## main
module main(
    input clk,
    input rst,
    input btnl,
	 input btnd,
	 input btnr,
	 input btnp,
	 input [3:0] speed,
    output [7:0] led,
	 output [6:0] seg,
	 output [3:0] an
    );
localparam DB_BITS  = 10;    
localparam DIV_MAX  = 2999;  
localparam DIV_BITS = 12;
localparam SEG_BITS = 10;    
wire [3:0] bebida;
wire [3:0] total;
wire [3:0] cambio;
reg [3:0] display;
wire reset_wire; 
wire reset_contador_wire;
wire cobrar_wire;
wire cancel_wire; 
wire hundred_wire; 
wire five_hundred_wire;
wire [2:0] c_type;
wire [2:0] c_type_saved;
wire t_expired;
wire [2:0] ing_type;
wire [1:0] t_value;
wire on_temp;
wire start_timer;
wire ok;
assign led[1:0] = 2'b00;
Debouncer #(.CNT_BITS(DB_BITS)) coffee(
	.clk(clk),
	.rst(rst),
	.signal(speed[0]),
	.signal_state(bebida[0])
);
Debouncer #(.CNT_BITS(DB_BITS)) coffee_milk(
	.clk(clk),
	.rst(rst),
	.signal(speed[1]),
	.signal_state(bebida[1])
);
Debouncer #(.CNT_BITS(DB_BITS)) cappuc(
	.clk(clk),
	.rst(rst),
	.signal(speed[2]),
	.signal_state(bebida[2])
);
Debouncer #(.CNT_BITS(DB_BITS)) mocca(
	.clk(clk),
	.rst(rst),
	.signal(speed[3]),
	.signal_state(bebida[3])
);
Debouncer #(.CNT_BITS(DB_BITS)) cancel(
		.clk(clk),
	.rst(rst),
		.signal(btnd),
		.signal_state(cancel_wire)
);
Debouncer #(.CNT_BITS(DB_BITS)) reset(
		.clk(clk),
	.rst(rst),
		.signal(btnp),
		.signal_state(reset_wire)
);
Debouncer #(.CNT_BITS(DB_BITS)) hundred_coin(
		.clk(clk),
	.rst(rst),
		.signal(btnl),
		.signal_up(hundred_wire)
);
Debouncer #(.CNT_BITS(DB_BITS)) five_hundred_coin(
		.clk(clk),
	.rst(rst),
		.signal(btnr),
		.signal_up(five_hundred_wire)
);
SelectBebida selector(
	.switches(bebida),
	.c_type(c_type)
);
seven_segment #(.SEG_BITS(SEG_BITS)) seven_seg(
		.clk(clk),
	.rst(rst),
		.in(display),
		.seg(seg),
		.an(an)
);
Comparador comparador (
	.clk(clk),
	.rst(rst),
	.dinero(total),
	.c_type(c_type),
	.cambio(cambio),
	.ok(ok)
);
assign reset_contador_wire = cancel_wire||cobrar_wire;
Contador monedero(
		.clk(clk),
	.rst(rst),
		.one(hundred_wire),
		.five(five_hundred_wire),
  ...
Size: about 200 flip-flops, ~29 I/O pins, ~8800 um2 of cells after synthesis.
==> flow/config.mk <==
export PLATFORM = sky130hd
export DESIGN_NAME = main
export DESIGN_NICKNAME = main
export VERILOG_FILES = /design/flow/design.v
export SDC_FILE = /design/flow/constraint.sdc
export NUM_CORES = 4
export LEC_CHECK = 0
export ABC_AREA = 1
export CAP_MARGIN = 20
export CORE_ASPECT_RATIO = 0.89
export CORE_MARGIN = 2
export CORE_UTILIZATION = 72
export CTS_CLUSTER_SIZE = 90
export HOLD_SLACK_MARGIN = 0.29
export PLACE_DENSITY = 0.35
export SETUP_SLACK_MARGIN = 0.6
export SLEW_MARGIN = 20
==> flow/constraint.sdc <==
create_clock -name core_clock -period 2.25 [get_ports {clk}]
set_input_delay 0.4500 -clock core_clock [delete_from_list [all_inputs] [get_ports {clk}]]
set_output_delay 0.4500 -clock core_clock [all_outputs]
set_load 0.01 [all_outputs]
run.sh (not shown) runs the stock make flow with config.mk's settings and CLKGATE_MAP_FILE=.
Next try:
Settings changed: ABC_AREA 1 to 0, CAP_MARGIN 20 to 30, CELL_PAD_IN_SITES_GLOBAL_PLACEMENT set to 0, CORE_ASPECT_RATIO 0.89 to 1.15, CTS_CLUSTER_DIAMETER set to 183, CTS_CLUSTER_SIZE 90 to 14, HOLD_SLACK_MARGIN 0.29 to not set, MAX_ROUTING_LAYER set to met4, PLACE_DENSITY 0.35 to not set, PLACE_DENSITY_LB_ADDON set to 0.04, SETUP_SLACK_MARGIN 0.6 to 0.17, SLEW_MARGIN 20 to 40.
Result: The changed run finished with setup timing left. Total power fell by 7.4%. Hold slack improves by 0.067 ns. Clock skew barely changes. Worst setup slack degrades by 0.55 ns. Sequential share of layout area rose by 1.6 points. Cell area fell by 4.0%. Wire length rose by 6.7%. Non-clock buffer count rose by 13.
Next try:
Settings changed: CORE_ASPECT_RATIO 1.15 to 0.55, CORE_UTILIZATION 72 to 56, CTS_CLUSTER_DIAMETER 183 to not set, CTS_CLUSTER_SIZE 14 to not set, PLACE_DENSITY_LB_ADDON 0.04 to not set, SETUP_SLACK_MARGIN 0.17 to not set, SLEW_MARGIN 40 to 0.
Clock period 2.25 ns to 2.55 ns, I/O delays scaled along.
Effect: Now the flow finished with timing, DRC and antenna clean. Power went down by 5.1%. Design area went down by 1.8%. Worst hold slack improves by 0.011 ns.
Power and IR drop assume default switching activity.
